==> flow/design.v (excerpt) <==
module ALUUnit(clock, ALUOp, funct, a, b, result, zero, carryOut);
make LEC_CHECK=0 ABC_AREA=0 CAP_MARGIN=0 CORE_ASPECT_RATIO=0.5 CORE_MARGIN=7 CORE_UTILIZATION=48 CTS_CLUSTER_DIAMETER=231 CTS_CLUSTER_SIZE=98 GPL_TIMING_DRIVEN=1 MAX_ROUTING_LAYER=met4 PLACE_DENSITY_LB_ADDON=0.13 SLEW_MARGIN=20 TNS_END_PERCENT=10 finish   # period 6.93 ns
run.sh (not shown) runs the stock make flow with config.mk's settings and CLKGATE_MAP_FILE=.
The baseline ran to the end with no violations.
Next try:
Settings changed: CORE_ASPECT_RATIO 0.5 to not set, CORE_MARGIN 7 to 2, CORE_UTILIZATION 48 to 66, CTS_CLUSTER_DIAMETER 231 to not set, CTS_CLUSTER_SIZE 98 to not set, PLACE_DENSITY_LB_ADDON 0.13 to not set, TNS_END_PERCENT 10 to 100.
Clock period 6.93 ns to 2.78 ns, I/O delays scaled along.
With this change the flow aborted during 4_1_cts on DPL-0038; area after synthesis stays the same; synthesized cell count stays the same; die size is lower by about 38%.
Next try:
Settings changed: ABC_AREA 0 to 1, CAP_MARGIN 0 to 20, GPL_TIMING_DRIVEN 1 to not set, MAX_ROUTING_LAYER met4 to not set, TNS_END_PERCENT 100 to not set.
Clock period 2.78 ns to 4.24 ns, I/O delays scaled along.
The new run ran to the end with no violations.
Synthesized area came out higher by about 22%.
Die area is higher by about 21%.
Synthesized cell count went up by 71%.
Next try:
Settings changed: ABC_AREA 1 to 0, CAP_MARGIN 20 to 0, CTS_CLUSTER_DIAMETER set to 234, GPL_TIMING_DRIVEN set to 1, MAX_ROUTING_LAYER set to met4, TNS_END_PERCENT set to 10.
Clock period 4.24 ns to 2.78 ns, I/O delays scaled along.
The new run ended with an error in 4_1_cts.
Die area is lower by 18%.
Area after synthesis is lower by 18%.
Synthesized cell count is lower by 41%.
Next try:
Settings changed: ABC_AREA 0 to not set, CAP_MARGIN 0 to 20, CORE_UTILIZATION 66 to 57, CTS_CLUSTER_DIAMETER 234 to not set, GPL_TIMING_DRIVEN 1 to not set, MAX_ROUTING_LAYER met4 to not set, SETUP_SLACK_MARGIN set to 0.94, TNS_END_PERCENT 10 to not set.
Clock period 2.78 ns to 3.5 ns, I/O delays scaled along.
Outcome:
- With this change the flow completed, yet does not pass: setup timing
- die area went up by 15%
- area after synthesis does not change
- synthesized cell count stays the same

---

The RTL this note starts from:
==> flow/design.v <==
module ANDarray (regDst, ALUSrc, memToReg, regWrite, memRead, memWrite, branch, ALUOp1, ALUOp2, op);
	input[5:0] op;
	output regDst, ALUSrc, memToReg, regWrite, memRead, memWrite, branch, ALUOp1, ALUOp2;
	wire Rformat, lw, sw, beq;
	assign Rformat = (~op[0]) & (~op[1]) & (~op[2]) & (~op[3]) & (~op[4]) & (~op[5]), lw = (op[0]) & (op[1]) & (~op[2]) & (~op[3]) & (~op[4]) & (op[5]), sw = (op[0]) & (op[1]) & (~op[2]) & (op[3]) & (~op[4]) & (op[5]), beq = (~op[0]) & (~op[1]) & (op[2]) & (~op[3]) & (~op[4]) & (~op[5]);
	assign regDst = Rformat;
	assign ALUSrc = lw | sw;
	assign memToReg =  lw;
	assign regWrite = Rformat | lw;
	assign memRead = lw;
	assign memWrite = sw;
	assign branch = beq;
	assign ALUOp1 = Rformat;
	assign ALUOp2 = beq;
endmodule
module ALUControl(operation, ALUOp, ff);
	input[1:0] ALUOp;
	input [5:0] ff;
	output [2:0] operation;
	wire w0, w1, w2, w3;
	assign w0 = ff[0] | ff[3];
	assign operation[0] = ALUOp[1] & w0;
	assign w1 = ~ff[2];
	assign w2 = ~ALUOp[1];
	assign operation[1] = w2 | w1;
	assign w3 = ff[1] & ALUOp[1];
	assign operation[2] = w3 | ALUOp[0];
endmodule
module ALU32Bit(zero, carryOut, result, a, b, op);
	input [31:0] a, b;
	input [2:0] op;
	output reg [31:0] result;
	output zero, carryOut;
	reg carryOut;
	assign zero = (result == 0) ? 1 : 0;
	always @(a or b or op)
	begin
		carryOut = 1'b0;
		case(op)
			0: result = a & b;
			1: result = a | b;
			2: {carryOut, result[31:0]} = a + b;
			6: {carryOut, result[31:0]} = a - b;
			7: result = a < b ? 1 : 0;
			default: result = 0;
		endcase
	end
endmodule
module ALUUnit(clock, ALUOp, funct, a, b, result, zero, carryOut);
	input clock;
	input [1:0] ALUOp;
	input [5:0] funct;
	input [31:0] a, b;
	output reg [31:0] result;
	output reg zero, carryOut;
	reg [1:0] aluOpQ;
	reg [5:0] functQ;
	reg [31:0] aQ, bQ;
	wire [2:0] operation;
	wire [31:0] aluResult;
	wire aluZero, aluCarry;
	ALUControl ctl(operation, aluOpQ, functQ);
	ALU32Bit alu(aluZero, aluCarry, aluResult, aQ, bQ, operation);
	always @(posedge clock)
	begin
		aluOpQ <= ALUOp;
		functQ <= funct;
		aQ <= a;
		bQ <= b;
		result <= aluResult;
		zero <= aluZero;
		if (operation == 3'd2 || operation == 3'd6)
			carryOut <= aluCarry;
	end
endmodule
clock: 5.43 ns
lec_check: 0
cap_margin: 5
cell_pad_in_sites_detail_placement: 0
cell_pad_in_sites_global_placement: 0
core_aspect_ratio: 1.22
core_margin: 5
core_utilization: 26
cts_cluster_diameter: 104
cts_cluster_size: 33
gpl_timing_driven: 0
hold_slack_margin: -0.02
max_routing_layer: met4
slew_margin: 5
Edit:
- CAP_MARGIN: 5 -> 20
- CELL_PAD_IN_SITES_DETAIL_PLACEMENT: 0 -> default
- CELL_PAD_IN_SITES_GLOBAL_PLACEMENT: 0 -> default
- CORE_ASPECT_RATIO: 1.22 -> default
- CORE_MARGIN: 5 -> 2
- CORE_UTILIZATION: 26 -> 66
- CTS_CLUSTER_DIAMETER: 104 -> default
- CTS_CLUSTER_SIZE: 33 -> default
- GPL_TIMING_DRIVEN: 0 -> default
- HOLD_SLACK_MARGIN: -0.02 -> default
- MAX_ROUTING_LAYER: met4 -> default
- SLEW_MARGIN: 5 -> 20
- clock period: 5.43 -> 4.36 ns (I/O delays scaled with it)
After rerunning: Worst setup slack got worse by 0.75 ns. Wire length is lower by 12%. First-iteration DRC count is higher by 59%.
Edit:
- CELL_PAD_IN_SITES_GLOBAL_PLACEMENT: default -> 1
- CORE_UTILIZATION: 66 -> 40
- GPL_ROUTABILITY_DRIVEN: default -> 0
- clock period: 4.36 -> 5.0 ns (I/O delays scaled with it)
The new run passed the timing, DRC and antenna checks. Design area increases by 1.7%. Sequential power decreases by about 10%. Non-clock buffer count decreases by 6. Final cell count increases by 7.4%. Synthesized cell count stays the same.

---

== try-delta ==
// ALUUnit: RTL as listed in full above, without the edits since
clock: 5.0 ns
lec_check: 0
abc_area: 1
cap_margin: 15
cell_pad_in_sites_detail_placement: 2
cell_pad_in_sites_global_placement: 1
core_aspect_ratio: 1.28
core_margin: 8
core_utilization: 54
cts_cluster_diameter: 181
cts_cluster_size: 45
gpl_routability_driven: 0
gpl_timing_driven: 0
hold_slack_margin: 0.25
max_routing_layer: met4
setup_slack_margin: -0.0
slew_margin: 20
Status(try-delta) = ERROR, stage = 3_3_place_gp
Relative to try-delta, the following input files were edited for try-pepper:
==> flow/config.mk <==
export PLATFORM = sky130hd
export DESIGN_NAME = ALUUnit
export DESIGN_NICKNAME = ALUUnit
export VERILOG_FILES = /design/flow/design.v
export SDC_FILE = /design/flow/constraint.sdc
export NUM_CORES = 4
export LEC_CHECK = 0
export CAP_MARGIN = 20
export CORE_MARGIN = 2
export CORE_UTILIZATION = 45
export SETUP_SLACK_MARGIN = 0.7
export SLEW_MARGIN = 20
==> flow/constraint.sdc <==
create_clock -name core_clock -period 2.42 [get_ports {clock}]
set_input_delay 0.4840 -clock core_clock [delete_from_list [all_inputs] [get_ports {clock}]]
set_output_delay 0.4840 -clock core_clock [all_outputs]
set_load 0.01 [all_outputs]
==> results <==
Finished, but not clean: try-pepper, with negative setup slack.
try-delta → try-pepper: total cell area reported by yosys after synthesis decreased by about 18% relative to the old numbers, netlist area before placement went down, die area shrank by about 18%, synthesized cell count shrank by 623.
What try-onyx does differently from try-pepper at the input level:
diff --git a/flow/config.mk b/flow/config.mk
--- a/flow/config.mk
+++ b/flow/config.mk
@@ -10,2 +10 @@
-export CORE_UTILIZATION = 45
-export SETUP_SLACK_MARGIN = 0.7
+export CORE_UTILIZATION = 40
==> flow/constraint.sdc <==
create_clock -name core_clock -period 4.36 [get_ports {clock}]
set_input_delay 0.8720 -clock core_clock [delete_from_list [all_inputs] [get_ports {clock}]]
set_output_delay 0.8720 -clock core_clock [all_outputs]
set_load 0.01 [all_outputs]
==> comparison <==
Against try-pepper, area of all placed cells without fillers in try-onyx came out better. Compared with try-pepper, try-onyx shows a higher worst hold slack after final layout. Post-layout net count came out lower on try-onyx than on try-pepper. try-onyx went all the way through synthesis, placement and routing and the layout is clean on timing, DRC and antenna. Combinational cell area excluding buffers and inverters went down by more than 10% going from try-pepper to try-onyx.
Modified inputs, try-ember compared to try-onyx
diff --git a/flow/config.mk b/flow/config.mk
--- a/flow/config.mk
+++ b/flow/config.mk
@@ -10 +10,5 @@
-export CORE_UTILIZATION = 40
+export CORE_UTILIZATION = 72
+export CTS_CLUSTER_SIZE = 14
+export HOLD_SLACK_MARGIN = 0.29
+export MAX_ROUTING_LAYER = met4
+export SETUP_SLACK_MARGIN = 0.17
@@ -11,0 +16 @@
+export TNS_END_PERCENT = 60
==> flow/constraint.sdc <==
create_clock -name core_clock -period 2.73 [get_ports {clock}]
set_input_delay 0.5460 -clock core_clock [delete_from_list [all_inputs] [get_ports {clock}]]
set_output_delay 0.5460 -clock core_clock [all_outputs]
set_load 0.01 [all_outputs]
Status(try-ember) = ERROR, stage = 3_5_place_dp. Area of the chip (try-ember over try-onyx): decrease, 43%. try-ember -> try-onyx: synthesis-stage register bit count delta 0, exact match. From try-onyx to try-ember, adder-cell share of the synthesized area did not move at all.
Power and IR drop assume default switching activity.
